===== design/flow/constraint.sdc =====
create_clock -name core_clock -period 14.3 [get_ports {clk}]
set_input_delay 2.8600 -clock core_clock [delete_from_list [all_inputs] [get_ports {clk}]]
set_output_delay 2.8600 -clock core_clock [all_outputs]
set_load 0.01 [all_outputs]

===== design/flow/config.mk =====
export PLATFORM = sky130hd
export DESIGN_NAME = fp64_add
export DESIGN_NICKNAME = fp64_add
export VERILOG_FILES = /design/flow/design.v
export SDC_FILE = /design/flow/constraint.sdc
export NUM_CORES = 4
export LEC_CHECK = 0
export CAP_MARGIN = 20
export CORE_MARGIN = 2
export CORE_UTILIZATION = 70
export CTS_CLUSTER_SIZE = 32
export HOLD_SLACK_MARGIN = -0.1
export SLEW_MARGIN = 20

===== design/flow/run.sh =====
#!/bin/bash
# the make line also repeats each setting of config.mk as NAME=value (left out here)
make -C /OpenROAD-flow-scripts/flow DESIGN_CONFIG=/design/flow/config.mk WORK_HOME=/design/flow/orfs CLKGATE_MAP_FILE= finish

===== design/flow/design.v =====
module FA_Structural(a,b,cin,sum,cout);
	input a,b,cin;
    output sum,cout;
    wire x,y,z;
    xor(x,a,b);
    xor(sum,x,cin);
    and(y,cin,x);
    and(z,a,b);
    or(cout,y,z);
endmodule
module RPA(a,b,cin,sum,cout);
	input [63:0] a,b;
    input cin;
    output wire [63:0] sum;
    output wire cout;
	wire c0,c1,c2,c3,c4,c5,c6,c7,c8,c9,c10,c11,c12,c13,c14,c15,c16,c17,c18,c19,c20,c21,c22,c23,c24,c25,c26,c27,c28,c29,c30,c31,c32,c33,c34,c35,c36,c37,c38,c39,c40,c41,c42,c43,c44,c45,c46,c47,c48,c49,c50,c51,c52,c53,c54,c55,c56,c57,c58,c59,c60,c61,c62;
	FA_Structural fa1(a[0],b[0],cin,sum[0],c0);
	FA_Structural fa2(a[1],b[1],c0,sum[1],c1);
	FA_Structural fa3(a[2],b[2],c1,sum[2],c2);
	FA_Structural fa4(a[3],b[3],c2,sum[3],c3);
    FA_Structural fa5(a[4],b[4],c3,sum[4],c4);
    FA_Structural fa6(a[5],b[5],c4,sum[5],c5);
    FA_Structural fa7(a[6],b[6],c5,sum[6],c6);
    FA_Structural fa8(a[7],b[7],c6,sum[7],c7);
    FA_Structural fa9(a[8],b[8],c7,sum[8],c8);
    FA_Structural fa10(a[9],b[9],c8,sum[9],c9);
    FA_Structural fa11(a[10],b[10],c9,sum[10],c10);
    FA_Structural fa12(a[11],b[11],c10,sum[11],c11);
    FA_Structural fa13(a[12],b[12],c11,sum[12],c12);
    FA_Structural fa14(a[13],b[13],c12,sum[13],c13);
    FA_Structural fa15(a[14],b[14],c13,sum[14],c14);
    FA_Structural fa16(a[15],b[15],c14,sum[15],c15);
    FA_Structural fa17(a[16],b[16],c15,sum[16],c16);
    FA_Structural fa18(a[17],b[17],c16,sum[17],c17);
    FA_Structural fa19(a[18],b[18],c17,sum[18],c18);
    FA_Structural fa20(a[19],b[19],c18,sum[19],c19);
    FA_Structural fa21(a[20],b[20],c19,sum[20],c20);
    FA_Structural fa22(a[21],b[21],c20,sum[21],c21);
    FA_Structural fa23(a[22],b[22],c21,sum[22],c22);
    FA_Structural fa24(a[23],b[23],c22,sum[23],c23);
    FA_Structural fa25(a[24],b[24],c23,sum[24],c24);
    FA_Structural fa26(a[25],b[25],c24,sum[25],c25);
    FA_Structural fa27(a[26],b[26],c25,sum[26],c26);
    FA_Structural fa28(a[27],b[27],c26,sum[27],c27);
    FA_Structural fa29(a[28],b[28],c27,sum[28],c28);
    FA_Structural fa30(a[29],b[29],c28,sum[29],c29);
    FA_Structural fa31(a[30],b[30],c29,sum[30],c30);
    FA_Structural fa32(a[31],b[31],c30,sum[31],c31);
    FA_Structural fa33(a[32],b[32],c31,sum[32],c32);
    FA_Structural fa34(a[33],b[33],c32,sum[33],c33);
    FA_Structural fa35(a[34],b[34],c33,sum[34],c34);
    FA_Structural fa36(a[35],b[35],c34,sum[35],c35);
    FA_Structural fa37(a[36],b[36],c35,sum[36],c36);	
    FA_Structural fa38(a[37],b[37],c36,sum[37],c37);
    FA_Structural fa39(a[38],b[38],c37,sum[38],c38);
    FA_Structural fa40(a[39],b[39],c38,sum[39],c39);
    FA_Structural fa41(a[40],b[40],c39,sum[40],c40);
    FA_Structural fa42(a[41],b[41],c40,sum[41],c41);
    FA_Structural fa43(a[42],b[42],c41,sum[42],c42);
    FA_Structural fa44(a[43],b[43],c42,sum[43],c43);
    FA_Structural fa45(a[44],b[44],c43,sum[44],c44);
    FA_Structural fa46(a[45],b[45],c44,sum[45],c45);
    FA_Structural fa47(a[46],b[46],c45,sum[46],c46);
    FA_Structural fa48(a[47],b[47],c46,sum[47],c47);
    FA_Structural fa49(a[48],b[48],c47,sum[48],c48);
    FA_Structural fa50(a[49],b[49],c48,sum[49],c49);
    FA_Structural fa51(a[50],b[50],c49,sum[50],c50);
    FA_Structural fa52(a[51],b[51],c50,sum[51],c51);
    FA_Structural fa53(a[52],b[52],c51,sum[52],c52);
    FA_Structural fa54(a[53],b[53],c52,sum[53],c53);
    FA_Structural fa55(a[54],b[54],c53,sum[54],c54);
    FA_Structural fa56(a[55],b[55],c54,sum[55],c55);
    FA_Structural fa57(a[56],b[56],c55,sum[56],c56);
    FA_Structural fa58(a[57],b[57],c56,sum[57],c57);
    FA_Structural fa59(a[58],b[58],c57,sum[58],c58);
    FA_Structural fa60(a[59],b[59],c58,sum[59],c59);
    FA_Structural fa61(a[60],b[60],c59,sum[60],c60);
    FA_Structural fa62(a[61],b[61],c60,sum[61],c61);
    FA_Structural fa63(a[62],b[62],c61,sum[62],c62);
    FA_Structural fa64(a[63],b[63],c62,sum[63],cout);
endmodule
module swap(input [63:0]in1, input [63:0]in2, output reg [63:0]out1, output reg [63:0]out2);
    always @(in1 or in2)
    begin
        if(in2[62:0]>in1[62:0])
        begin
            out2 = in1;
            out1 = in2;
        end
        else
        begin
            out1 = in1;
            out2 = in2;
        end
    end
endmodule
module shifter(input [63:0]A, input [10:0]shift, output [63:0]B);
    assign B = A>>shift;
endmodule
module split(input [63:0]A, output sign, output [10:0]exp, output [51:0]man);
    assign sign = A[63];
    assign exp  = A[62:52];
    assign man  = A[51:0];
endmodule
module dfa(input [63:0] I1, input [63:0] I2, output reg [63:0] Final_exp);
    wire[63:0] A,B;
    swap SW(I1,I2,A,B); 
    wire S1,S2;        
    wire [10:0] E1,E2; 
    wire [51:0] M1,M2; 
    split SP1(A,S1,E1,M1); 
    split SP2(B,S2,E2,M2); 
    wire [10:0]Expdiff; 
    assign Expdiff = E1-E2;
    wire [63:0] T1,T2,T3;  
    assign T1= {|E1,M1};   
    assign T2= {|E2,M2};   
    shifter BS(T2,Expdiff,T3); 
    wire [63:0]T4;
    assign T4 = {64{S1^S2}}^T3; 
    wire [63:0]Sum;
    wire Carry;
    RPA C1(T1,T4,S1^S2,Sum,Carry); 
    reg [51:0] M3,tmp; 
    reg [10:0] E3;
    integer i, j;
    reg found;
    always @(*)
    begin
        i=53;
        j=0;
        found=1'b0;
        tmp=Sum[51:0];
        if(Sum[53]==1)
        begin 
            M3=Sum[52:1];
            E3 = E1 + 1'b1;
        end
        else if(Sum[52]==0)
        begin
            for(j=1;j<=52;j=j+1)
            begin
                if(!found && Sum[52-j]==1'b1)
                begin
                    i=j;
                    found=1'b1;
                end
            end
            E3=E1-i;
            tmp=Sum[51:0];
            M3=tmp<<i;
        end
        else
        begin
            M3=Sum[51:0];
            E3=E1;
        end
    end
    always@(*) begin
        if(&E1 == 1'b1 || &E2 == 1'b1) begin
            Final_exp = 64'b0_11111111111_1111111111111111111111111111111111111111111111111111;	
        end
        else if((|E1== 1'b0) && (|M1[51:0]== 1'b0)) begin
            Final_exp = {S2,E2,M2[51:0]};
        end
        else if((|E2== 1'b0) && (|M2[51:0]== 1'b0)) begin
            Final_exp = {S1,E1,M1[51:0]};
        end
        else if(Sum[63:0] == 63'b0) begin
            Final_exp=64'b0;
        end
        else begin
            Final_exp = {S1,{11{|Sum}} & E3,M3};
        end
    end
endmodule
module fp64_add(input clk, input [63:0] a, input [63:0] b, output reg [63:0] s);
    reg  [63:0] a_q, b_q;
    wire [63:0] sum;
    dfa u_dfa(.I1(a_q), .I2(b_q), .Final_exp(sum));
    always @(posedge clk) begin
        a_q <= a;
        b_q <= b;
        s   <= sum;
    end
endmodule

==> CHANGELOG.md, run 1 <==
### Physical design

* Run Error: [ERROR DPL-0033] detailed placement checks failed during check placement.
* Synth Register Bits at between 150 and 200
* Fa+ha+maj area frac at just under 10%
* Synth Area in Simple Gates at a little over a fifth
* Logic family by area: AND-OR/OR-AND gates
* Die W at roughly 170 um
* Core area at approximately 29000 sq um
* FP Rows at 62
* Area leader share at a little under a fifth
* Net Count, Synth at around 3000
* Main synth FF type: dfxtp_1
* Placer Congestion at 1.44
* MUX share of area at 11.1%
* Die y size at approximately 170 um
* Io pins at around 190
* Top-count cell post-synth: nand2_1
* Floorplan Utilization at slightly above 70%
* Synth top cells by count: nand2_1 (341), nor2_1 (264), a21oi_1 (254)
* Async set-reset flop share out of synthesis at 0%
* Area reported by Yosys stat at between 20000 and 25000 sq um
* Ys cells at about 2700
* Post-synth seq share at a little under a fifth
* DIE AREA at approximately 30000 sq um
* Status: did not finish
* Syn. warnings at 3
* Synth unique cells at 98
* PortBufs at ~190
* Halt Stage: 3_5_place_dp
* Number of synthesized flops with an enable pin at 0
* Yosys top cell by area: dfxtp_1
* Top cells by area: dfxtp_1 (19%), mux2i_1 (6.4%), nand2_1 (6.3%), a21oi_1 (6.3%), fa_1 (5.3%)
* Synthesized area at slightly above 20000 sq um
* Mapped Cells at approximately 2700
* Syn avg cell area at 7.42 sq um
* Post-Synth XOR/XNOR Area at between 3 and 4%
* Aoi share at ~28%
[per-stage QoR]
step | TNS (ps) | std cells | area (sq um)
2_1_floorplan | -801290 | 2719 | 20800
3_3_place_gp | -728100 | 3892 | 28300
==> run 2: changes to the inputs <==
CELL_PAD_IN_SITES_DETAIL_PLACEMENT = 1   (was not set)
CORE_UTILIZATION = 25   (was 70)
CTS_CLUSTER_DIAMETER = 93   (was not set)
CTS_CLUSTER_SIZE = not set   (was 32)
HOLD_SLACK_MARGIN = not set   (was -0.1)
SLEW_MARGIN = 10   (was 20)
clock period = 30.0 ns   (was 14.3 ns; I/O delays follow)
==> run 2 against run 1 <==
Now clean on timing, DRC and antenna. Synthesized area did not move. Die area rose to 2.7 times the previous value. Synthesized cell count did not move.
==> CHANGELOG.md, run 2 <==
### Physical design

* Critical path depth at about 92
* Hold WC Path Type: reg -> reg
* Top cells by area: dfxtp_1 (19%), mux2i_1 (6.4%), nand2_1 (6.3%), a21oi_1 (6.3%), fa_1 (5.3%) (unchanged)
* DRC viols at 0
* Post-Layout Inst Area at 25200 sq um
* Ys cells at 2719 (unchanged)
* Top-count cell post-synth: nand2_1 (unchanged)
* Max_slew headroom at roughly 15%
* FP Rows at 104 (was 62)
* Area grow syn2layout at 24.8%
* DRT Pass-1 Iters at 6
* CP endpoint: s[31]$_SDFF_PP1_
* Total CTS buffers at 17
* Syn avg cell area at 7.42 sq um (unchanged)
* H-tree depth at 4
* Area of placed instances at ~24000 sq um
* Io pins at 193 (unchanged)
* Total Power at 2.40 mW
* Die y size at 288 um (was 174 um)
* Pre-CTS setup slack at roughly 200 ps
* MUX share of area at 11.1% (unchanged)
* Synth top cells by count: nand2_1 (341), nor2_1 (264), a21oi_1 (254) (unchanged)
* P_sw at between 1 and 1.5 mW
* Launching point of the worst reg2reg path: a_q[10]$_DFF_P_
* Pin count of the biggest net entering global routing at 78
* DIE AREA at 82900 sq um (was 30200 sq um)
* Fin crit period at between 20000 and 30000 ps
* Aoi share at 28.1% (unchanged)
* Root buffer cell: clkbuf_16
* Post-DP HPWL at 97.8 mm
* Post-Synth XOR/XNOR Area at 3.42% (unchanged)
* Main power-consuming group: combinational cells
* Synth unique cells at 98 (unchanged)
* Logic family by area: AND-OR/OR-AND gates (unchanged)
* Critical path's most frequent cell: fa_1
* Routed vias/inst at between 6 and 7
* RR Endpoint: s[31]$_SDFF_PP1_
* Switching share of total power at a little under three fifths
* Tally of OpenROAD warnings at 27
* Post-synth seq share at 19.1% (unchanged)
* Hold Path Sink: s[4]$_SDFF_PP1_
* CTS clk-pin slew, worst paths at 100 ps
* Pwr dens at ~95 nW/um^2
* Final core occ at 31.4%
* Mapped Cells at 2719 (unchanged)
* CTS tree: built
* Startpoint Class: flip-flop
* Fa+ha+maj area frac at 9.79% (unchanged)
* Maximum fanout along the worst path at roughly 40
* Final setup violation count at 0
* Worst Skew at 36.0 ps
* Crit path DRT at 30410 ps
* WL/cell at ~30 um
* Core area at 80200 sq um (was 28500 sq um)
* Combinational gate power at ~1.8 mW
* Synth Area in Simple Gates at 21.8% (unchanged)
* Via count at around 24000
* P_int at around 1.1 mW
* Die W at 288 um (was 174 um)
* First-pass GRT wire length at 170 mm
* Global-route usage over all layers at 28.4%
* Placer Congestion at 1.05 (was 1.44)
* Nets at ~3200
* Net Count, Synth at 2974 (unchanged)
* R2R depth at ~92
* Buf/Inv on CP at 5
* Syn. warnings at 3 (unchanged)
* Lkg Pwr at 9.74 nW
* Nature of the critical path endpoint: flip-flop
* Antenna violations before repair at 5
* Critical path class: reg -> reg
* Seq. pwr at approximately 0.34 mW
* Worst-Margin Slew at 1270 ps
* VDD IR max at around 0.053 mV
* Status: no timing/DRC/antenna violations (was did not finish)
* Clock power frac at a little over a tenth
* Sequential fraction of design power at ~14%
* Area reported by Yosys stat at 20200 sq um (unchanged)
* Floorplan Utilization at 25.2% (was 70.6%)
* Crit path DAT at slightly below 30000 ps
* Yosys top cell by area: dfxtp_1 (unchanged)
* Synth Register Bits at 192 (unchanged)
* Final worst setup slack at 700 ps
* Synthesized area at 20200 sq um (unchanged)
* Tcrit/Tclk final at 97.7%
* Number of global-route vias before repair at between 20000 and 25000
* Worst path top cell family by delay: adder cells
* Number of synthesized flops with an enable pin at 0 (unchanged)
* Routed wire length at 121 mm
* Crit. Startpoint: a_q[10]$_DFF_P_
* Longest Clk Path Bufs at 2
* Max Cap Viol at 0
* Fmax at 0.0341 GHz
* Clock Latency Late Sink at 520 ps
* Worst path slowest cell: mux2i_1
* Grt total ovfl at 0
* Hold buffer count at cts at 0
* Hold Path Cell Cnt at 2
* P_clk at about 0.25 mW
* Main synth FF type: dfxtp_1 (unchanged)
* Area leader share at 19.1% (unchanged)
* Post-route ant nets at 0
* Crit path largest cell delay at approximately 530 ps
* Clock Sinks at roughly 190
* Combinational power share at 75.2%
* 1st-iter DRT viols at ~3500
* Slew Viols, Final at 0
* PortBufs at 192 (unchanged)
* Worst hold start: a_q[4]$_DFF_P_
* FF-to-FF setup slack at between 700 and 800 ps
* Async set-reset flop share out of synthesis at 0% (unchanged)
* Final Hold Vio Count at 0
-- run 2: layout make-up --
class,instances,area [sq um]
multi-input cells,2182,15300
fillers,9811,55000
diodes,2,5.00
clock buffers,17,425
repair buffers,388,3510
flip-flops and latches,192,3850
clock inverters,15,204
well taps,1060,1330
inverters,149,559
-- run 2: per-stage QoR --
step                      instances  hold WS (ps)  TNS [ps]
after global routing           4003           677      -208
after global placement         3949           601         0
after detailed placement       3950           635         0
final                          4005           666         0
after floorplan                2719           483         0
after CTS                      3982           677         0
-- run 2: timing repair --
action / 4_1_cts / 5_1_grt
resized: 0 / 40
endpoints found under the setup margin: 0 / 60
buffers inserted: 0 / 17
-- run 2: metal layers --
metal  up-vias  wire length [um]  GRT usage [%]
li1      10400                 -              -
met2      1630             51500           42.7
met5         -                 0              0
met4         0              7460           14.4
met3       332             12600           6.46
met1     12000             49800           38.0
==> run 3: changes to the inputs <==
ABC_AREA = 1   (was not set)
CELL_PAD_IN_SITES_DETAIL_PLACEMENT = not set   (was 1)
CORE_ASPECT_RATIO = 0.93   (was not set)
CORE_MARGIN = 4   (was 2)
CORE_UTILIZATION = 61   (was 25)
CTS_CLUSTER_DIAMETER = not set   (was 93)
MAX_ROUTING_LAYER = met5   (was not set)
PLACE_DENSITY_LB_ADDON = 0.1   (was not set)
SETUP_SLACK_MARGIN = 4.75   (was not set)
SLEW_MARGIN = 20   (was 10)
clock period = 25.7 ns   (was 30.0 ns; I/O delays follow)
==> run 3 against run 2 <==
The run now fails in 5_1_grt. Synthesized cell count increased by 27%. Die area shrank 56%. Synthesized area increased by 1.7%.
==> CHANGELOG.md, run 3 <==
### Physical design

* Status: did not finish (was no timing/DRC/antenna violations)
* Halt Stage: 5_1_grt
* Run Error: [ERROR GRT-0116] Global routing finished with congestion. Check the congestion regions in the DRC Viewer.
* Area leader share at 18.8% (was 19.1%)
* Global-route usage over all layers at about 83%
* Post-synth seq share at 18.8% (was 19.1%)
* Floorplan Utilization at 62.1% (was 25.2%)
* Yosys top cell by area: dfxtp_1 (unchanged)
* Grt total ovfl at around 510
* MUX share of area at 0.781% (was 11.1%)
* Net Count, Synth at 3705 (was 2974)
* Ys cells at 3450 (was 2719)
* Cell Count Post-Placement at 4423 (was 3950)
* Die y size at 185 um (was 288 um)
* Io pins at 193 (unchanged)
* Synth top cells by count: nand2_1 (967), nand3_1 (442), inv_1 (370) (was nand2_1 (341), nor2_1 (264), a21oi_1 (254))
* Post-DP HPWL at 77.5 mm (was 97.8 mm)
* Synth Register Bits at 192 (unchanged)
* Top-count cell post-synth: nand2_1 (unchanged)
* Mapped Cells at 3450 (was 2719)
* Core area at 33000 sq um (was 80200 sq um)
* Syn. warnings at 3 (unchanged)
* Synth unique cells at 60 (was 98)
* Placer Congestion at 1.20 (was 1.05)
* Fa+ha+maj area frac at 9.63% (was 9.79%)
* Number of synthesized flops with an enable pin at 0 (unchanged)
* PortBufs at 192 (unchanged)
* Main synth FF type: dfxtp_1 (unchanged)
* Top cells by area: dfxtp_1 (19%), nand2_1 (18%), nand3_1 (11%), inv_1 (6.8%), o21ai_0 (5.7%) (was dfxtp_1 (19%), mux2i_1 (6.4%), nand2_1 (6.3%), a21oi_1 (6.3%), fa_1 (5.3%))
* Clock Sinks at 192 (unchanged)
* H-tree depth at 4 (unchanged)
* Total CTS buffers at 17 (unchanged)
* Async set-reset flop share out of synthesis at 0% (unchanged)
* Post-Synth XOR/XNOR Area at 2.86% (was 3.42%)
* Synthesized area at 20500 sq um (was 20200 sq um)
* Syn avg cell area at 5.94 sq um (was 7.42 sq um)
* Root buffer cell: clkbuf_16 (unchanged)
* Area reported by Yosys stat at 20500 sq um (was 20200 sq um)
* Aoi share at 18.2% (was 28.1%)
* Logic family by area: simple AND/OR/NAND/NOR gates (was AND-OR/OR-AND gates)
* FP Rows at 64 (was 104)
* Synth Area in Simple Gates at 38.3% (was 21.8%)
* DIE AREA at 36600 sq um (was 82900 sq um)
* Die W at 198 um (was 288 um)
* Longest Clk Path Bufs at 2 (unchanged)
==> run 3: layer usage <==
metal  global-route usage [%]  overflow
met3                     71.4        15
met5                     38.9         0
met2                     97.5       298
met4                     85.6       189
met1                     81.1         8
==> run 3: through the flow <==
step | util (%) | instance area, sq um | setup slack [ps]
detailed placement | 81.9 | 27000 | -1700
floorplan | - | 21000 | 22.7
CTS | 93.7 | 30900 | -884
global placement | 81.9 | 27000 | -816
==> run 3: what timing repair did <==
action,4_1_cts
endpoints found under the setup margin,64
hold buffers,0
setup buffers,158
pin swaps,206
gates cloned,5
resized,518
==> run 4: changes to the inputs <==
CAP_MARGIN = 30   (was 20)
CELL_PAD_IN_SITES_DETAIL_PLACEMENT = 2   (was not set)
CELL_PAD_IN_SITES_GLOBAL_PLACEMENT = 0   (was not set)
CORE_ASPECT_RATIO = 0.88   (was 0.93)
CORE_MARGIN = 8   (was 4)
CORE_UTILIZATION = 60   (was 61)
CTS_CLUSTER_DIAMETER = 45   (was not set)
CTS_CLUSTER_SIZE = 18   (was not set)
HOLD_SLACK_MARGIN = 0.16   (was not set)
MAX_ROUTING_LAYER = met4   (was met5)
PLACE_DENSITY_LB_ADDON = 0.07   (was 0.1)
SETUP_SLACK_MARGIN = not set   (was 4.75)
TNS_END_PERCENT = 90   (was not set)
clock period = 32.7 ns   (was 25.7 ns; I/O delays follow)
==> run 4 against run 3 <==
The flow stops in 3_5_place_dp. Synthesized cell count did not move. Synthesized area did not move. Die area rose by 10%.
==> CHANGELOG.md, run 4 <==
### Physical design

* Synth Register Bits at 192 (unchanged)
* Number of synthesized flops with an enable pin at 0 (unchanged)
* Aoi share at 18.2% (unchanged)
* Ys cells at 3450 (unchanged)
* Die W at 213 um (was 198 um)
* Syn. warnings at 3 (unchanged)
* Mapped Cells at 3450 (unchanged)
* Area leader share at 18.8% (unchanged)
* Status: did not finish (unchanged)
* Yosys top cell by area: dfxtp_1 (unchanged)
* Synth Area in Simple Gates at 38.3% (unchanged)
* Core area at 33700 sq um (was 33000 sq um)
* Halt Stage: 3_5_place_dp (was 5_1_grt)
* Die y size at 189 um (was 185 um)
* Syn avg cell area at 5.94 sq um (unchanged)
* PortBufs at 192 (unchanged)
* FP Rows at 63 (was 64)
* Top-count cell post-synth: nand2_1 (unchanged)
* Post-synth seq share at 18.8% (unchanged)
* Post-Synth XOR/XNOR Area at 2.86% (unchanged)
* MUX share of area at 0.781% (unchanged)
* Floorplan Utilization at 60.9% (was 62.1%)
* Logic family by area: simple AND/OR/NAND/NOR gates (unchanged)
* Synth top cells by count: nand2_1 (967), nand3_1 (442), inv_1 (370) (unchanged)
* Top cells by area: dfxtp_1 (19%), nand2_1 (18%), nand3_1 (11%), inv_1 (6.8%), o21ai_0 (5.7%) (unchanged)
* Synth unique cells at 60 (unchanged)
* Net Count, Synth at 3705 (unchanged)
* Fa+ha+maj area frac at 9.63% (unchanged)
* Main synth FF type: dfxtp_1 (unchanged)
* Async set-reset flop share out of synthesis at 0% (unchanged)
* DIE AREA at 40300 sq um (was 36600 sq um)
* Run Error: Error: detail_place.tcl, 38 bad optional access (was [ERROR GRT-0116] Global routing finished with congestion. Check the congestion regions in the DRC Viewer.)
* Io pins at 193 (unchanged)
* Area reported by Yosys stat at 20500 sq um (unchanged)
* Synthesized area at 20500 sq um (unchanged)
* Placer Congestion at 1.20 (about the same)
run 4: stage by stage:
stage | setup slack, ps | total power [mW] | instance area [sq um]
global placement | 1910 | 2.18 | 22600
floorplan | 4430 | 1.54 | 20500
==> run 5: changes to the inputs <==
ABC_AREA = not set   (was 1)
CAP_MARGIN = 20   (was 30)
CELL_PAD_IN_SITES_DETAIL_PLACEMENT = not set   (was 2)
CELL_PAD_IN_SITES_GLOBAL_PLACEMENT = not set   (was 0)
CORE_ASPECT_RATIO = not set   (was 0.88)
CORE_MARGIN = 10   (was 8)
CORE_UTILIZATION = 40   (was 60)
CTS_CLUSTER_DIAMETER = not set   (was 45)
CTS_CLUSTER_SIZE = 79   (was 18)
HOLD_SLACK_MARGIN = not set   (was 0.16)
MAX_ROUTING_LAYER = not set   (was met4)
PLACE_DENSITY_LB_ADDON = not set   (was 0.07)
SETUP_SLACK_MARGIN = 3.89   (was not set)
TNS_END_PERCENT = not set   (was 90)
clock period = 16.6 ns   (was 32.7 ns; I/O delays follow)
==> run 5 against run 4 <==
The layout now fails its checks (setup timing). Synthesized cell count down 21%. Die area grew 48%. Synthesized area decreased by 1.6%.
==> CHANGELOG.md, run 5 <==
### Physical design

* P_sw at about 3.4 mW
* Worst-Margin Slew at ~1400 ps
* Fa+ha+maj area frac at 9.79% (was 9.63%)
* DRC viols at 0
* Area leader share at 19.1% (was 18.8%)
* Synthesized area at 20200 sq um (was 20500 sq um)
* FF-to-FF setup slack at -10790 ps
* Critical path class: reg -> reg
* Fmax at around 0.037 GHz
* Routed wire length at about 140 mm
* Longest Clk Path Bufs at 2
* Startpoint Class: flip-flop
* PortBufs at 192 (unchanged)
* Logic family by area: AND-OR/OR-AND gates (was simple AND/OR/NAND/NOR gates)
* Number of global-route vias before repair at approximately 28000
* Antenna violations before repair at 13
* Fin crit period at 27390 ps
* Combinational power share at 84.6%
* Area reported by Yosys stat at 20200 sq um (was 20500 sq um)
* Maximum fanout along the worst path at 6
* Fill count at slightly below 4000
* Clock Latency Late Sink at 520 ps
* Pre-CTS setup slack at -10660 ps
* Nets at ~4000
* Hold Path Cell Cnt at 2
* P_clk at 0.437 mW
* Root buffer cell: clkbuf_16
* Critical path's most frequent cell: fa_2
* Launching point of the worst reg2reg path: a_q[29]$_DFF_P_
* Die W at 245 um (was 213 um)
* Worst Skew at 27.2 ps
* Tcrit/Tclk final at 165%
* Net Count, Synth at 2974 (was 3705)
* First-pass GRT wire length at about 190 mm
* Slew Viols, Final at 0
* Clock power frac at 6.5%
* SO Viols: setup timing
* Global-route usage over all layers at between 40 and 50%
* Max_slew headroom at 6.83%
* Worst hold start: b_q[63]$_DFF_P_
* Placer Congestion at 1.11 (was 1.20)
* Final Hold Vio Count at 0
* Top cells by area: dfxtp_1 (19%), mux2i_1 (6.4%), nand2_1 (6.3%), a21oi_1 (6.3%), fa_1 (5.3%) (was dfxtp_1 (19%), nand2_1 (18%), nand3_1 (11%), inv_1 (6.8%), o21ai_0 (5.7%))
* Buf/Inv on CP at 14
* Seq. pwr at around 0.60 mW
* Hold WC Path Type: reg -> reg
* VDD IR max at between 0.1 and 0.15 mV
* R2R depth at between 90 and 100
* 1st-iter DRT viols at 4372
* Pwr dens at a little under 200 nW/um^2
* Number of synthesized flops with an enable pin at 0 (unchanged)
* Floorplan Utilization at 40.4% (was 60.9%)
* Syn. warnings at 3 (unchanged)
* Core area at 50000 sq um (was 33700 sq um)
* Pin count of the biggest net entering global routing at about 53
* Crit. Startpoint: a_q[29]$_DFF_P_
* CTS tree: built
* CTS clk-pin slew, worst paths at about 80 ps
* Synth Register Bits at 192 (unchanged)
* Yosys top cell by area: dfxtp_1 (unchanged)
* Post-Synth XOR/XNOR Area at 3.42% (was 2.86%)
* Nature of the critical path endpoint: flip-flop
* Max Cap Viol at 0
* Async set-reset flop share out of synthesis at 0% (unchanged)
* Post-route ant nets at 0
* Ys cells at 2719 (was 3450)
* Sequential fraction of design power at approximately 9%
* Worst path slowest cell: or4_4
* Combinational gate power at between 5 and 6 mW
* Final setup violation count at between 60 and 70
* Die y size at 245 um (was 189 um)
* P_int at 3.33 mW
* RR Endpoint: s[40]$_SDFF_PP1_
* DIE AREA at 59800 sq um (was 40300 sq um)
* DRT Pass-1 Iters at 9
* Total CTS buffers at 17
* Top-count cell post-synth: nand2_1 (unchanged)
* Grt total ovfl at 0
* Syn avg cell area at 7.42 sq um (was 5.94 sq um)
* Mapped Cells at 2719 (was 3450)
* Crit path DAT at 27790 ps
* Crit path DRT at roughly 17000 ps
* Lkg Pwr at about 15 nW
* Post-synth seq share at 19.1% (was 18.8%)
* Area grow syn2layout at 70.5%
* Worst path top cell family by delay: adder cells
* Main synth FF type: dfxtp_1 (unchanged)
* Synth top cells by count: nand2_1 (341), nor2_1 (264), a21oi_1 (254) (was nand2_1 (967), nand3_1 (442), inv_1 (370))
* Switching share of total power at between 50% and 60%
* WL/cell at about 32 um
* H-tree depth at 4
* Synth Area in Simple Gates at 21.8% (was 38.3%)
* MUX share of area at 11.1% (was 0.781%)
* Via count at 29200
* Synth unique cells at 98 (was 60)
* Critical path depth at 98
* Final worst setup slack at -10790 ps
* FP Rows at 82 (was 63)
* Status: complete, but fails checks (was did not finish)
* Tally of OpenROAD warnings at 31
* Post-DP HPWL at around 100 mm
* Clock Sinks at 192
* Setup TNS at -650550 ps
* Crit path largest cell delay at 580 ps
* Hold Path Sink: s[63]$_SDFF_PP0_
* RSZ-0062 raised after global routing: yes
* Aoi share at 28.1% (was 18.2%)
* Io pins at 193 (unchanged)
* Routed vias/inst at 6.55
* Hold buffer count at cts at 0
* CP endpoint: s[40]$_SDFF_PP1_
* Main power-consuming group: combinational cells
run 5: layout make-up:
type,count,area [sq um],share of cell area (%)
multi-input cells,2182,17800,51.8
clock buffers,21,460,1.34
repair buffers,1226,10700,31.2
well taps,672,841,2.45
flip-flops and latches,192,3860,11.2
clock inverters,10,125,0.364
inverters,149,569,1.66
diodes,5,12.5,0.0364
run 5: metrics by stage:
step / util [%] / total power [mW] / instances / area, sq um / hold WS, ps
2_1_floorplan: - / 2.41 / 2719 / 20800 / 486
3_3_place_gp: 59.4 / 4.43 / 4294 / 29700 / 648
3_5_place_dp: 59.4 / 4.45 / 4296 / 29700 / 665
4_1_cts: 65.2 / 5.66 / 4394 / 32600 / 677
5_1_grt: 68.8 / 6.84 / 4452 / 34400 / 707
6_report: 68.8 / 6.71 / 4457 / 34400 / 678
run 5: what timing repair did:
action	CTS	global route
resized	396	252
endpoints found under the setup margin	64	64
setup buffers	59	50
gates cloned	8	5
pin swaps	163	118
run 5: per-layer routing:
layer	vias up	wire [um]	GRT usage, %
met2	2485	59800	66.9
met4	10	15100	35.9
met3	819	16900	10.6
met1	13700	48800	49.8
li1	12100	-	-
met5	-	120	0
==> run 6: changes to the inputs <==
CAP_MARGIN = 40   (was 20)
CELL_PAD_IN_SITES_DETAIL_PLACEMENT = 1   (was not set)
CORE_MARGIN = 2   (was 10)
CORE_UTILIZATION = 67   (was 40)
CTS_CLUSTER_DIAMETER = 157   (was not set)
CTS_CLUSTER_SIZE = 34   (was 79)
MAX_ROUTING_LAYER = met5   (was not set)
PLACE_DENSITY_LB_ADDON = 0.24   (was not set)
SETUP_SLACK_MARGIN = 2.11   (was 3.89)
SLEW_MARGIN = 15   (was 20)
clock period = 23.1 ns   (was 16.6 ns; I/O delays follow)
==> run 6 against run 5 <==
The run now fails in 3_5_place_dp. Synthesized area unchanged. Synthesized cell count unchanged. Die area shrank 47%.
==> CHANGELOG.md, run 6 <==
### Physical design

* Mapped Cells at 2719 (unchanged)
* Fa+ha+maj area frac at 9.79% (unchanged)
* Core area at 29600 sq um (was 50000 sq um)
* Floorplan Utilization at 68.0% (was 40.4%)
* PortBufs at 192 (unchanged)
* DIE AREA at 31500 sq um (was 59800 sq um)
* Aoi share at 28.1% (unchanged)
* Status: did not finish (was complete, but fails checks)
* Number of synthesized flops with an enable pin at 0 (unchanged)
* Syn avg cell area at 7.42 sq um (unchanged)
* Synth Register Bits at 192 (unchanged)
* Syn. warnings at 3 (unchanged)
* Die W at 177 um (was 245 um)
* Placer Congestion at 1.36 (was 1.11)
* Synthesized area at 20200 sq um (unchanged)
* Synth top cells by count: nand2_1 (341), nor2_1 (264), a21oi_1 (254) (unchanged)
* Run Error: [ERROR DPL-0033] detailed placement checks failed during check placement.
* Io pins at 193 (unchanged)
* Synth unique cells at 98 (unchanged)
* Main synth FF type: dfxtp_1 (unchanged)
* Area reported by Yosys stat at 20200 sq um (unchanged)
* Die y size at 177 um (was 245 um)
* Area leader share at 19.1% (unchanged)
* Post-Synth XOR/XNOR Area at 3.42% (unchanged)
* Top-count cell post-synth: nand2_1 (unchanged)
* Async set-reset flop share out of synthesis at 0% (unchanged)
* Ys cells at 2719 (unchanged)
* Top cells by area: dfxtp_1 (19%), mux2i_1 (6.4%), nand2_1 (6.3%), a21oi_1 (6.3%), fa_1 (5.3%) (unchanged)
* Net Count, Synth at 2974 (unchanged)
* FP Rows at 63 (was 82)
* Post-synth seq share at 19.1% (unchanged)
* Logic family by area: AND-OR/OR-AND gates (unchanged)
* Synth Area in Simple Gates at 21.8% (unchanged)
* MUX share of area at 11.1% (unchanged)
* Halt Stage: 3_5_place_dp
* Yosys top cell by area: dfxtp_1 (unchanged)
run 6: through the flow:
step	setup WS, ps	hold WS [ps]	cells	TNS (ps)
3_3_place_gp	-2880	607	3798	-164060
2_1_floorplan	-4490	486	2719	-238090
==> run 7: changes to the inputs <==
CAP_MARGIN = 20   (was 40)
CELL_PAD_IN_SITES_DETAIL_PLACEMENT = not set   (was 1)
CORE_UTILIZATION = 25   (was 67)
CTS_CLUSTER_DIAMETER = not set   (was 157)
CTS_CLUSTER_SIZE = not set   (was 34)
MAX_ROUTING_LAYER = not set   (was met5)
PLACE_DENSITY_LB_ADDON = not set   (was 0.24)
SETUP_SLACK_MARGIN = -0.16   (was 2.11)
SLEW_MARGIN = 20   (was 15)
clock period = 29.7 ns   (was 23.1 ns; I/O delays follow)
==> run 7 against run 6 <==
Now clean on timing, DRC and antenna. Synthesized area did not move. Synthesized cell count did not move. Die area increased to 2.6 times the previous value.
==> CHANGELOG.md, run 7 <==
### Physical design

* Status: no timing/DRC/antenna violations (was did not finish)
* Fa+ha+maj area frac at 9.79% (unchanged)
* Combinational gate power at about 1.8 mW
* Main synth FF type: dfxtp_1 (unchanged)
* Clock Sinks at roughly 190
* Ys cells at 2719 (unchanged)
* MUX share of area at 11.1% (unchanged)
* PortBufs at 192 (unchanged)
* Lkg Pwr at ~10 nW
* Synth unique cells at 98 (unchanged)
* Number of global-route vias before repair at 22500
* Main power-consuming group: combinational cells
* Switching share of total power at a little over half
* Startpoint Class: flip-flop
* Post-Synth XOR/XNOR Area at 3.42% (unchanged)
* First-pass GRT wire length at 162 mm
* 1st-iter DRT viols at roughly 3800
* Synthesized area at 20200 sq um (unchanged)
* Setup TNS at 0 ps
* Area leader share at 19.1% (unchanged)
* CP endpoint: s[13]$_SDFF_PP1_
* Crit. Startpoint: a_q[4]$_DFF_P_
* DRC viols at 0
* Hold WC Path Type: reg -> reg
* Top-count cell post-synth: nand2_1 (unchanged)
* Area grow syn2layout at 25.7%
* Post-route ant nets at 0
* FP Rows at 104 (was 63)
* Met1 Usage GRT at a little over a third
* Final setup violation count at 0
* Met3 usage at between 5 and 6%
* Worst path slowest cell: o41a_1
* Crit path DAT at between 20000 and 30000 ps
* WL/cell at around 28 um
* Total CTS buffers at 17
* Pin count of the biggest net entering global routing at ~71
* Area reported by Yosys stat at 20200 sq um (unchanged)
* Core area at 80200 sq um (was 29600 sq um)
* Fill count at 8724
* Combinational power share at approximately three quarters
* Worst hold start: b_q[7]$_DFF_P_
* Post-Layout Inst Area at between 20000 and 30000 sq um
* Die W at 288 um (was 177 um)
* Nature of the critical path endpoint: flip-flop
* DRT Pass-1 Iters at 6
* Yosys top cell by area: dfxtp_1 (unchanged)
* Launching point of the worst reg2reg path: a_q[4]$_DFF_P_
* Pwr dens at 96.2 nW/um^2
* Tally of OpenROAD warnings at 27
* Clock Latency Late Sink at around 510 ps
* P_sw at about 1.3 mW
* Synth Area in Simple Gates at 21.8% (unchanged)
* Clock power frac at about a tenth
* CTS clk-pin slew, worst paths at 90 ps
* Mapped Cells at 2719 (unchanged)
* Fin crit period at between 20000 and 30000 ps
* Hold Path Cell Cnt at 2
* Post-synth seq share at 19.1% (unchanged)
* Synth top cells by count: nand2_1 (341), nor2_1 (264), a21oi_1 (254) (unchanged)
* Net Count, Synth at 2974 (unchanged)
* Seq. pwr at 0.344 mW
* Longest Clk Path Bufs at 2
* Syn. warnings at 3 (unchanged)
* Sequential fraction of design power at 14.1%
* Max Cap Viol at 0
* Via count at 24100
* VDD IR max at slightly above 0.04 mV
* Io pins at 193 (unchanged)
* Top cells by area: dfxtp_1 (19%), mux2i_1 (6.4%), nand2_1 (6.3%), a21oi_1 (6.3%), fa_1 (5.3%) (unchanged)
* Post-DP HPWL at just over 90 mm
* Final Hold Vio Count at 0
* Fmax at ~0.035 GHz
* Syn avg cell area at 7.42 sq um (unchanged)
* FF-to-FF setup slack at roughly 770 ps
* P_int at about 1.1 mW
* Tcrit/Tclk final at 97.4%
* Placer Congestion at 1.04 (was 1.36)
* Maximum fanout along the worst path at ~68
* Hold buffer count at cts at 0
* Floorplan Utilization at 25.2% (was 68.0%)
* Area of placed instances at about 25000 sq um
* Logic family by area: AND-OR/OR-AND gates (unchanged)
* Antenna violations before repair at 6
* R2R depth at about 90
* Critical path's most frequent cell: fa_1
* Critical path depth at 90
* Max_slew headroom at roughly 14%
* Global-route usage over all layers at a little over a quarter
* Buf/Inv on CP at 7
* Nets at roughly 3200
* Grt total ovfl at 0
* Synth Register Bits at 192 (unchanged)
* Hold Path Sink: s[7]$_SDFF_PP1_
* Final core occ at a little under a third
* Worst path top cell family by delay: adder cells
* Global routing's busiest layer: met2
* Worst Skew at 32.8 ps
* Root buffer cell: clkbuf_16
* RR Endpoint: s[13]$_SDFF_PP1_
* Worst-Margin Slew at 1290 ps
* Slew Viols, Final at 0
* Met2 usage in global routing at 39.4%
* Die y size at 288 um (was 177 um)
* Critical path class: reg -> reg
* DIE AREA at 82900 sq um (was 31500 sq um)
* Crit path DRT at about 30000 ps
* Crit path largest cell delay at roughly 500 ps
* Async set-reset flop share out of synthesis at 0% (unchanged)
* Routed wire length at ~110 mm
* Number of synthesized flops with an enable pin at 0 (unchanged)
* P_clk at approximately 0.25 mW
* Aoi share at 28.1% (unchanged)
* Routed vias/inst at 5.97
* CTS tree: built
* H-tree depth at 4
==> run 7: metal layers <==
metal	vias to the layer above	part of all wire (%)	wire [um]
li1	10500	-	-
met1	11500	41	47000
met2	1689	42	47400
met3	314	11	12400
met4	2	6.5	7430
met5	-	0.0070	8
==> run 7: metrics by stage <==
step,total power [mW],cells,worst slack [ps],hold slack [ps]
detailed placement,2.10,3989,694,614
finish,2.44,4031,765,630
floorplan,1.31,2719,-153,483
global placement,2.12,3989,881,605
global route,2.53,4030,-187,672
CTS,2.37,4021,642,640
==> run 7: layout make-up <==
class / count / area (sq um) / share of cell area [%]
Antenna cell: 1 / 2.50 / 0.00988
Clock inverter: 15 / 219 / 0.864
Sequential cell: 192 / 3850 / 15.2
Multi-Input combinational cell: 2182 / 15200 / 60.1
Clock buffer: 17 / 425 / 1.68
Timing Repair Buffer: 415 / 3720 / 14.7
Tap cell: 1060 / 1330 / 5.23
Inverter: 149 / 562 / 2.22
==> run 7: what timing repair did <==
action,CTS,global route
resized,0,27
buffers inserted,0,6
endpoints found under the setup margin,0,52
==> run 8: changes to the inputs <==
CAP_MARGIN = 30   (was 20)
CELL_PAD_IN_SITES_GLOBAL_PLACEMENT = 0   (was not set)
CORE_UTILIZATION = 48   (was 25)
CTS_CLUSTER_SIZE = 18   (was not set)
HOLD_SLACK_MARGIN = 0.16   (was not set)
SETUP_SLACK_MARGIN = -2.0   (was -0.16)
TNS_END_PERCENT = 75   (was not set)
clock period = 20.0 ns   (was 29.7 ns; I/O delays follow)
==> run 8 against run 7 <==
The layout now fails its checks (setup timing). Clock power rose by 43%. Setup slack got worse by 8200 ps. Hold slack gained 49 ps. First-iteration DRC count up 38%. Via count rose by 22%. Final cell count is 3.7% higher. Non-clock buffer count grew 663. Power is 99% higher.
==> CHANGELOG.md, run 8 <==
### Physical design

* Status: complete, but fails checks (was no timing/DRC/antenna violations)
* SO Viols: setup timing
* Antenna violations before repair at 11 (was 6)
* Total CTS buffers at 17 (unchanged)
* MUX share of area at 11.1% (unchanged)
* Hold buffer count at cts at 0 (unchanged)
* Synthesized area at 20200 sq um (unchanged)
* Mapped Cells at 2719 (unchanged)
* Net Count, Synth at 2974 (unchanged)
* Crit path largest cell delay at 650 ps (was 510 ps)
* P_clk at 0.363 mW (was 0.254 mW)
* Max_slew headroom at 15.7% (was 14.0%)
* Syn. warnings at 3 (unchanged)
* Total Power at 4.84 mW (was 2.44 mW)
* Logic family by area: AND-OR/OR-AND gates (unchanged)
* DIE AREA at 43700 sq um (was 82900 sq um)
* Hold Path Cell Cnt at 3 (was 2)
* Area grow syn2layout at 57.3% (was 25.7%)
* Main synth FF type: dfxtp_1 (unchanged)
* Fin crit period at 27480 ps (was 28930 ps)
* Nature of the critical path endpoint: flip-flop (unchanged)
* Placer Congestion at 1.21 (was 1.04)
* Nets at 3876 (was 3212)
* Sequential fraction of design power at 10.2% (was 14.1%)
* Crit path DRT at 20410 ps (was 30070 ps)
* Synth Register Bits at 192 (unchanged)
* Grt total ovfl at 0 (unchanged)
* Hold Path Sink: s[5]$_SDFF_PP1_ (was s[7]$_SDFF_PP1_)
* Crit path DAT at 27890 ps (was 29300 ps)
* CP endpoint: s[34]$_SDFF_PP1_ (was s[13]$_SDFF_PP1_)
* Async set-reset flop share out of synthesis at 0% (unchanged)
* WL/cell at 30.9 um (was 28.3 um)
* Post-Layout Inst Area at 31700 sq um (was 25300 sq um)
* Worst Skew at 25.1 ps (was 32.8 ps)
* Lkg Pwr at 13.4 nW (was 9.87 nW)
* CTS clk-pin slew, worst paths at 90 ps (about the same)
* Clock Latency Late Sink at 520 ps (was 510 ps)
* Launching point of the worst reg2reg path: a_q[23]$_DFF_P_ (was a_q[4]$_DFF_P_)
* Max Cap Viol at 0 (unchanged)
* Via count at 29400 (was 24100)
* Io pins at 193 (unchanged)
* P_int at 2.38 mW (was 1.13 mW)
* Fa+ha+maj area frac at 9.79% (unchanged)
* Top-count cell post-synth: nand2_1 (unchanged)
* Pin count of the biggest net entering global routing at 101 (was 71)
* Hold WC Path Type: reg -> reg (unchanged)
* Switching share of total power at 50.8% (was 53.7%)
* Longest Clk Path Bufs at 2 (unchanged)
* Aoi share at 28.1% (unchanged)
* Area of placed instances at 28700 sq um (was 24500 sq um)
* Top cells by area: dfxtp_1 (19%), mux2i_1 (6.4%), nand2_1 (6.3%), a21oi_1 (6.3%), fa_1 (5.3%) (unchanged)
* Syn avg cell area at 7.42 sq um (unchanged)
* Critical path class: reg -> reg (unchanged)
* Root buffer cell: clkbuf_16 (unchanged)
* Clock Sinks at 192 (unchanged)
* Worst hold slack at 680 ps (was 630 ps)
* Core area at 41700 sq um (was 80200 sq um)
* Combinational power share at 82.3% (was 75.5%)
* Critical path depth at 98 (was 90)
* Post-route ant nets at 0 (unchanged)
* Pwr dens at 152 nW/um^2 (was 96.2 nW/um^2)
* Combinational gate power at 3.98 mW (was 1.84 mW)
* Critical path's most frequent cell: fa_2 (was fa_1)
* Worst path slowest cell: nor2_1 (was o41a_1)
* FP Rows at 75 (was 104)
* FF-to-FF setup slack at -7480 ps (was 770 ps)
* Die y size at 209 um (was 288 um)
* CTS tree: built (unchanged)
* H-tree depth at 4 (unchanged)
* Global-route usage over all layers at 55.2% (was 26.8%)
* Number of global-route vias before repair at 27800 (was 22500)
* Fmax at 0.0364 GHz (was 0.0346 GHz)
* Synth top cells by count: nand2_1 (341), nor2_1 (264), a21oi_1 (254) (unchanged)
* Tally of OpenROAD warnings at 36 (was 27)
* Maximum fanout along the worst path at 100 (was 68)
* DRC viols at 0 (unchanged)
* Clock power frac at 7.5% (was 10.4%)
* Final setup violation count at 64 (was 0)
* Routed wire length at 129 mm (was 114 mm)
* Buf/Inv on CP at 17 (was 7)
* Crit. Startpoint: a_q[23]$_DFF_P_ (was a_q[4]$_DFF_P_)
* PortBufs at 192 (unchanged)
* Floorplan Utilization at 48.4% (was 25.2%)
* Synth Area in Simple Gates at 21.8% (unchanged)
* P_sw at 2.46 mW (was 1.31 mW)
* Worst path top cell family by delay: adder cells (unchanged)
* Main power-consuming group: combinational cells (unchanged)
* Post-synth seq share at 19.1% (unchanged)
* Cell Count Post-Placement at 4060 (was 3989)
* Slew Viols, Final at 0 (unchanged)
* Seq. pwr at 0.495 mW (was 0.344 mW)
* Synth unique cells at 98 (unchanged)
* RSZ-0062 raised after global routing: yes
* 1st-iter DRT viols at 5189 (was 3756)
* DRT Pass-1 Iters at 17 (was 6)
* Tcrit/Tclk final at 137% (was 97.4%)
* RR Endpoint: s[34]$_SDFF_PP1_ (was s[13]$_SDFF_PP1_)
* Ys cells at 2719 (unchanged)
* Worst hold start: a_q[5]$_DFF_P_ (was b_q[7]$_DFF_P_)
* Final worst setup slack at -7480 ps (was 765 ps)
* Number of synthesized flops with an enable pin at 0 (unchanged)
* Routed vias/inst at 7.02 (was 5.97)
* Post-Synth XOR/XNOR Area at 3.42% (unchanged)
* Final Instance Count excl. Fillers at 4181 (was 4031)
* Startpoint Class: flip-flop (unchanged)
* Area reported by Yosys stat at 20200 sq um (unchanged)
* Yosys top cell by area: dfxtp_1 (unchanged)
* R2R depth at 98 (was 90)
* Worst-Margin Slew at 1260 ps (was 1290 ps)
* VDD IR max at 0.107 mV (was 0.0412 mV)
* Setup TNS at -438690 ps (was 0 ps)
* First-pass GRT wire length at 178 mm (was 162 mm)
* Die W at 209 um (was 288 um)
* Final Hold Vio Count at 0 (unchanged)
* Post-DP HPWL at 93.9 mm (was 92.7 mm)
* Area leader share at 19.1% (unchanged)
[run 8: cell type report]
| cell class | instances | area (sq um) |
|---|---|---|
| inverter | 149 | 572 |
| fill | 2898 | 9940 |
| sequential | 192 | 3870 |
| antenna | 8 | 20.0 |
| clock inverter | 13 | 141 |
| timing repair buffer | 1078 | 9010 |
| tap | 539 | 674 |
| clock buffer | 19 | 443 |
| multi-input combinational | 2183 | 17000 |
[run 8: layer usage]
layer / part of all wire [%] / global-route usage [%]
met1: 32 / 61.9
met2: 40 / 80.8
met3: 15 / 22.0
met4: 13 / 49.1
met5: 0.17 / 1.22
[run 8: what timing repair did]
action / CTS / global route
resized: 200 / 195
buffers inserted: 36 / 54
pin swaps: 78 / 116
setup endpoints to repair: 64 / 64
cloned: 2 / 0
[run 8: through the flow]
step	setup slack, ps	utilization (%)
floorplan	-7590	-
global placement	-7140	68.8
detailed placement	-7460	68.9
CTS	-6450	73.1
global route	-7900	76.1
finish	-7480	76.1
==> run 9: changes to the inputs <==
ABC_AREA = 1   (was not set)
CAP_MARGIN = 20   (was 30)
CELL_PAD_IN_SITES_GLOBAL_PLACEMENT = not set   (was 0)
CORE_UTILIZATION = 50   (was 48)
CTS_CLUSTER_DIAMETER = 330   (was not set)
CTS_CLUSTER_SIZE = not set   (was 18)
HOLD_SLACK_MARGIN = not set   (was 0.16)
SETUP_SLACK_MARGIN = not set   (was -2.0)
TNS_END_PERCENT = 5   (was 75)
clock period = 16.5 ns   (was 20.0 ns; I/O delays follow)
==> run 9 against run 8 <==
The layout still fails its checks (setup timing). Critical path depth is 17 higher. Clock-buffer cell count increased by 2. Design area shrank 1.6%. Hold slack improved by 130 ps. Die area fell by 2.4%. Sequential share of layout area grew 0.22 points. Clock skew down 3.0 ps. Setup slack got worse by 4300 ps. Combinational power grew 37%. Global-route usage decreased by 0.64 points. Utilization up 0.62 points. Critical path type unchanged. Largest power group unchanged.
==> CHANGELOG.md, run 9 <==
### Physical design

* Routed wire length at 124 mm (was 129 mm)
* Synth Register Bits at 192 (unchanged)
* Area grow syn2layout at 52.2% (was 57.3%)
* Worst-Margin Slew at 1280 ps (was 1260 ps)
* Final Hold Vio Count at 0 (unchanged)
* Hold WC Path Type: reg -> reg (unchanged)
* Synth top cells by count: nand2_1 (967), nand3_1 (442), inv_1 (370) (was nand2_1 (341), nor2_1 (264), a21oi_1 (254))
* Tally of OpenROAD warnings at 33 (was 36)
* DRC viols at 0 (unchanged)
* Critical path's most frequent cell: fa_2 (unchanged)
* MUX share of area at 0.781% (was 11.1%)
* Via count at 31300 (was 29400)
* FF-to-FF setup slack at -11730 ps (was -7480 ps)
* Total CTS buffers at 17 (unchanged)
* Grt total ovfl at 0 (unchanged)
* PortBufs at 192 (unchanged)
* Synth unique cells at 60 (was 98)
* Syn avg cell area at 5.94 sq um (was 7.42 sq um)
* P_int at 2.82 mW (was 2.38 mW)
* Combinational gate power at 5.47 mW (was 3.98 mW)
* Crit path DAT at 28590 ps (was 27890 ps)
* Worst Skew at 22.1 ps (was 25.1 ps)
* Post-Synth XOR/XNOR Area at 2.86% (was 3.42%)
* Fin crit period at 28230 ps (was 27480 ps)
* Logic family by area: simple AND/OR/NAND/NOR gates (was AND-OR/OR-AND gates)
* DRT Pass-1 Iters at 13 (was 17)
* Number of synthesized flops with an enable pin at 0 (unchanged)
* Hold buffer count at cts at 0 (unchanged)
* Final Instance Count excl. Fillers at 4856 (was 4181)
* Routed vias/inst at 6.45 (was 7.02)
* Combinational power share at 83.8% (was 82.3%)
* Ys cells at 3450 (was 2719)
* Async set-reset flop share out of synthesis at 0% (unchanged)
* Post-route ant nets at 0 (unchanged)
* Status: complete, but fails checks (unchanged)
* P_clk at 0.434 mW (was 0.363 mW)
* Sequential fraction of design power at 9.6% (was 10.2%)
* Crit. Startpoint: a_q[26]$_DFF_P_ (was a_q[23]$_DFF_P_)
* Buf/Inv on CP at 20 (was 17)
* Area leader share at 18.8% (was 19.1%)
* Worst path top cell family by delay: adder cells (unchanged)
* Top cells by area: dfxtp_1 (19%), nand2_1 (18%), nand3_1 (11%), inv_1 (6.8%), o21ai_0 (5.7%) (was dfxtp_1 (19%), mux2i_1 (6.4%), nand2_1 (6.3%), a21oi_1 (6.3%), fa_1 (5.3%))
* Area reported by Yosys stat at 20500 sq um (was 20200 sq um)
* SO Viols: setup timing (unchanged)
* Crit path DRT at 16860 ps (was 20410 ps)
* Critical path class: reg -> reg (unchanged)
* Longest Clk Path Bufs at 2 (unchanged)
* Tcrit/Tclk final at 171% (was 137%)
* Aoi share at 18.2% (was 28.1%)
* Pwr dens at 209 nW/um^2 (was 152 nW/um^2)
* Switching share of total power at 56.7% (was 50.8%)
* Clock power frac at 6.7% (was 7.5%)
* Hold Path Cell Cnt at 3 (unchanged)
* Cell Count Post-Placement at 4770 (was 4060)
* Die y size at 206 um (was 209 um)
* Worst hold start: b_q[63]$_DFF_P_ (was a_q[5]$_DFF_P_)
* H-tree depth at 4 (unchanged)
* Nets at 4561 (was 3876)
* Post-synth seq share at 18.8% (was 19.1%)
* Slew Viols, Final at 0 (unchanged)
* Top-count cell post-synth: nand2_1 (unchanged)
* DIE AREA at 42600 sq um (was 43700 sq um)
* Synthesized area at 20500 sq um (was 20200 sq um)
* Net Count, Synth at 3705 (was 2974)
* Fa+ha+maj area frac at 9.63% (was 9.79%)
* CTS clk-pin slew, worst paths at 90 ps (about the same)
* Pin count of the biggest net entering global routing at 179 (was 101)
* Max_slew headroom at 13.9% (was 15.7%)
* Syn. warnings at 3 (unchanged)
* Synth Area in Simple Gates at 38.3% (was 21.8%)
* Final worst setup slack at -11730 ps (was -7480 ps)
* Main power-consuming group: combinational cells (unchanged)
* RSZ-0062 raised after global routing: yes (unchanged)
* P_sw at 3.70 mW (was 2.46 mW)
* Hold Path Sink: s[63]$_SDFF_PP0_ (was s[5]$_SDFF_PP1_)
* Placer Congestion at 1.15 (was 1.21)
* Mapped Cells at 3450 (was 2719)
* Io pins at 193 (unchanged)
* Nature of the critical path endpoint: flip-flop (unchanged)
* Setup TNS at -729150 ps (was -438690 ps)
* Final setup violation count at 64 (unchanged)
* Core area at 40600 sq um (was 41700 sq um)
* Total Power at 6.53 mW (was 4.84 mW)
* Worst hold slack at 806 ps (was 680 ps)
* CP endpoint: s[60]$_SDFF_PP1_ (was s[34]$_SDFF_PP1_)
* Die W at 206 um (was 209 um)
* Max Cap Viol at 0 (unchanged)
* Launching point of the worst reg2reg path: a_q[26]$_DFF_P_ (was a_q[23]$_DFF_P_)
* Global-route usage over all layers at 54.5% (was 55.2%)
* WL/cell at 25.6 um (was 30.9 um)
* Seq. pwr at 0.625 mW (was 0.495 mW)
* Crit path largest cell delay at 440 ps (was 650 ps)
* Root buffer cell: clkbuf_16 (unchanged)
* 1st-iter DRT viols at 6188 (was 5189)
* R2R depth at 115 (was 98)
* Worst path slowest cell: o21ai_0 (was nor2_1)
* RR Endpoint: s[60]$_SDFF_PP1_ (was s[34]$_SDFF_PP1_)
* Yosys top cell by area: dfxtp_1 (unchanged)
* Fmax at 0.0354 GHz (was 0.0364 GHz)
* Lkg Pwr at 15.1 nW (was 13.4 nW)
* Startpoint Class: flip-flop (unchanged)
* Antenna violations before repair at 11 (unchanged)
* Clock Sinks at 192 (unchanged)
* FP Rows at 74 (was 75)
* First-pass GRT wire length at 173 mm (was 178 mm)
* Clock Latency Late Sink at 510 ps (was 520 ps)
* VDD IR max at 0.136 mV (was 0.107 mV)
* Post-DP HPWL at 87.3 mm (was 93.9 mm)
* Number of global-route vias before repair at 29100 (was 27800)
* Maximum fanout along the worst path at 89 (was 100)
* Critical path depth at 115 (was 98)
* Floorplan Utilization at 50.4% (was 48.4%)
* CTS tree: built (unchanged)
* Main synth FF type: dfxtp_1 (unchanged)
-- run 9: metal layers --
layer  GRT usage [%]  vias to the layer above  share of wire, %
met2            80.2                     2986                41
met1            61.0                    14000                33
met5            2.74                        -              0.13
met4            47.8                       10                11
met3            21.3                     1114                15
li1                -                    13200                 -
-- run 9: timing repair --
action	CTS	global route
setup endpoints to repair	64	64
gates cloned	0	4
pin swaps	32	90
resized	95	237
buffers inserted	30	15
-- run 9: cell type report --
cell class / count / area, sq um
Fill cell: 2944 / 9440
Multi-Input combinational cell: 2672 / 16000
Clock buffer: 21 / 460
Clock inverter: 9 / 101
Sequential cell: 192 / 3870
Antenna cell: 7 / 17.5
Inverter: 381 / 1440
Timing Repair Buffer: 1042 / 8670
Tap cell: 532 / 666
-- run 9: through the flow --
stage | instance area [sq um] | utilization (%) | worst slack, ps
after floorplan | 20900 | - | -9200
after global placement | 28900 | 71.1 | -10590
after detailed placement | 28900 | 71.1 | -11180
after CTS | 30000 | 73.8 | -10600
after global routing | 31200 | 76.7 | -12500
final | 31200 | 76.8 | -11730
==> run 10: changes to the inputs <==
CORE_ASPECT_RATIO = 0.5   (was not set)
CORE_UTILIZATION = 40   (was 50)
CTS_CLUSTER_DIAMETER = 334   (was 330)
CTS_CLUSTER_SIZE = 100   (was not set)
SLEW_MARGIN = 0   (was 20)
clock period = 30.0 ns   (was 16.5 ns; I/O delays follow)
==> run 10 against run 9 <==
The run now finishes clean. Register-to-register slack improved by 13000 ps. Sequential cell count unchanged. Utilization decreased by 27 points. Final cell count decreased by 10%. Critical endpoint is now s[1]$_SDFF_PP1_. Clock skew decreased by 5.9 ps. Global-route usage decreased by 15 points. Synthesized area unchanged. Die area increased by 25%. Fmax decreased by 2.7%.
==> CHANGELOG.md, run 10 <==
### Physical design

* P_int at 1.19 mW (was 2.82 mW)
* Post-DP HPWL at 88.4 mm (was 87.3 mm)
* Tally of OpenROAD warnings at 29 (was 33)
* Syn. warnings at 3 (unchanged)
* Status: no timing/DRC/antenna violations (was complete, but fails checks)
* Total CTS buffers at 17 (unchanged)
* Crit path DRT at 30390 ps (was 16860 ps)
* DIE AREA at 53200 sq um (was 42600 sq um)
* FF+latch area at 3850 sq um (was 3870 sq um)
* Placer Congestion at 1.04 (was 1.15)
* Mapped Cells at 3450 (unchanged)
* Area reported by Yosys stat at 20500 sq um (unchanged)
* Die y size at 164 um (was 206 um)
* Grt total ovfl at 0 (unchanged)
* FF-to-FF setup slack at 980 ps (was -11730 ps)
* Clock Sinks at 192 (unchanged)
* Multi-input gate area at 14700 sq um (was 16000 sq um)
* H-tree depth at 4 (unchanged)
* Post-synth seq share at 18.8% (unchanged)
* Crit. Startpoint: a_q[62]$_DFF_P_ (was a_q[26]$_DFF_P_)
* Worst path slowest cell: fa_1 (was o21ai_0)
* 1st-iter DRT viols at 4165 (was 6188)
* Synth unique cells at 60 (unchanged)
* Area of placed instances at 23900 sq um (was 28900 sq um)
* Max_slew headroom at 11.3% (was 13.9%)
* Hold Path Sink: s[63]$_SDFF_PP0_ (unchanged)
* Floorplan Utilization at 40.6% (was 50.4%)
* Fill count at 5338 (was 2944)
* Fin crit period at 29020 ps (was 28230 ps)
* CTS clk-pin slew, worst paths at 80 ps (was 90 ps)
* FP Rows at 58 (was 74)
* Main synth FF type: dfxtp_1 (unchanged)
* Pin count of the biggest net entering global routing at 197 (was 179)
* Final Hold Vio Count at 0 (unchanged)
* MUX share of area at 0.781% (unchanged)
* Syn avg cell area at 5.94 sq um (unchanged)
* R2R depth at 121 (was 115)
* Nature of the critical path endpoint: flip-flop (unchanged)
* Seq. pwr at 0.337 mW (was 0.625 mW)
* Antenna violations before repair at 0 (was 11)
* Final Instance Count excl. Fillers at 4349 (was 4856)
* Synth Area in Simple Gates at 38.3% (unchanged)
* Critical path depth at 121 (was 115)
* Synth Register Bits at 192 (unchanged)
* Total Power at 3.03 mW (was 6.53 mW)
* Cell Count Post-Placement at 4306 (was 4770)
* Switching share of total power at 60.6% (was 56.7%)
* Top-count cell post-synth: nand2_1 (unchanged)
* P_clk at 0.234 mW (was 0.434 mW)
* Net Count, Synth at 3705 (unchanged)
* Root buffer cell: clkbuf_16 (unchanged)
* Max Cap Viol at 0 (unchanged)
* Number of synthesized flops with an enable pin at 0 (unchanged)
* P_sw at 1.83 mW (was 3.70 mW)
* Die W at 324 um (was 206 um)
* Global-route usage over all layers at 39.8% (was 54.5%)
* Final setup violation count at 0 (was 64)
* Lkg Pwr at 11.7 nW (was 15.1 nW)
* Yosys top cell by area: dfxtp_1 (unchanged)
* Setup TNS at 0 ps (was -729150 ps)
* Maximum fanout along the worst path at 48 (was 89)
* Io pins at 193 (unchanged)
* Clock power frac at 7.7% (was 6.7%)
* Async set-reset flop share out of synthesis at 0% (unchanged)
* Pwr dens at 121 nW/um^2 (was 209 nW/um^2)
* Launching point of the worst reg2reg path: a_q[62]$_DFF_P_ (was a_q[26]$_DFF_P_)
* Combinational power share at 81.1% (was 83.8%)
* Longest Clk Path Bufs at 2 (unchanged)
* Critical path's most frequent cell: fa_1 (was fa_2)
* CTS tree: built (unchanged)
* Hold buffer count at cts at 0 (unchanged)
* DRC viols at 0 (unchanged)
* Routed wire length at 109 mm (was 124 mm)
* Worst hold start: b_q[63]$_DFF_P_ (unchanged)
* Crit path largest cell delay at 410 ps (was 440 ps)
* Number of global-route vias before repair at 22800 (was 29100)
* Nets at 3902 (was 4561)
* Critical path class: reg -> reg (unchanged)
* WL/cell at 25.0 um (was 25.6 um)
* Slew Viols, Final at 0 (unchanged)
* N_diodes at 0 (was 7)
* VDD IR max at 0.0616 mV (was 0.136 mV)
* Area leader share at 18.8% (unchanged)
* Main power-consuming group: combinational cells (unchanged)
* Post-Layout Inst Area at 25000 sq um (was 31200 sq um)
* Combinational gate power at 2.46 mW (was 5.47 mW)
* Core area at 50400 sq um (was 40600 sq um)
* Fmax at 0.0345 GHz (was 0.0354 GHz)
* PortBufs at 192 (unchanged)
* Synth top cells by count: nand2_1 (967), nand3_1 (442), inv_1 (370) (unchanged)
* Ys cells at 3450 (unchanged)
* Post-Synth XOR/XNOR Area at 2.86% (unchanged)
* Buf/Inv on CP at 9 (was 20)
* Worst Skew at 16.2 ps (was 22.1 ps)
* Tcrit/Tclk final at 96.7% (was 171%)
* Sequential fraction of design power at 11.1% (was 9.6%)
* Aoi share at 18.2% (unchanged)
* Startpoint Class: flip-flop (unchanged)
* Area grow syn2layout at 21.9% (was 52.2%)
* Worst path top cell family by delay: adder cells (unchanged)
* Synthesized area at 20500 sq um (unchanged)
* Worst-Margin Slew at 1320 ps (was 1280 ps)
* Hold WC Path Type: reg -> reg (unchanged)
* Clock Latency Late Sink at 460 ps (was 510 ps)
* Via count at 25700 (was 31300)
* Crit path DAT at 29410 ps (was 28590 ps)
* First-pass GRT wire length at 154 mm (was 173 mm)
* RR Endpoint: s[1]$_SDFF_PP1_ (was s[60]$_SDFF_PP1_)
* Top cells by area: dfxtp_1 (19%), nand2_1 (18%), nand3_1 (11%), inv_1 (6.8%), o21ai_0 (5.7%) (unchanged)
* Hold Path Cell Cnt at 2 (was 3)
* Post-route ant nets at 0 (unchanged)
* Routed vias/inst at 5.92 (was 6.45)
* Logic family by area: simple AND/OR/NAND/NOR gates (unchanged)
* Fa+ha+maj area frac at 9.63% (unchanged)
* DRT Pass-1 Iters at 6 (was 13)
* CP endpoint: s[1]$_SDFF_PP1_ (was s[60]$_SDFF_PP1_)
## run 10: final cells by class
| type | count | area share (%) |
|---|---|---|
| clock buffer | 17 | 1.70 |
| clock inverter | 14 | 0.691 |
| inverter | 381 | 5.72 |
| multi-input combinational | 2671 | 59.0 |
| sequential | 192 | 15.4 |
| tap | 690 | 3.45 |
| timing repair buffer | 384 | 14.0 |
## run 10: per-stage QoR
step	hold WS, ps	setup slack, ps	utilization, %
2_1_floorplan	577	1730	-
3_3_place_gp	706	16.3	47.4
3_5_place_dp	680	-156	47.4
4_1_cts	690	2.16	48.6
5_1_grt	728	-47.6	49.6
6_report	695	977	49.6
## run 10: repair_timing
item                       4_1_cts  5_1_grt
pin swaps                        0       13
resized                          5      110
setup buffers                    0        6
setup endpoints to repair       39       62
gates cloned                     0        1
## run 10: metal layers
metal  up-vias  GRT usage [%]  share of wire, %
met3       155           11.0                13
met2      1655           54.5                39
met4         0           9.62               2.4
li1      11800              -                 -
met5         -              0                 0
met1     12100           60.0                46
Power figures rest on the tool's default switching activity, not on a simulated workload.
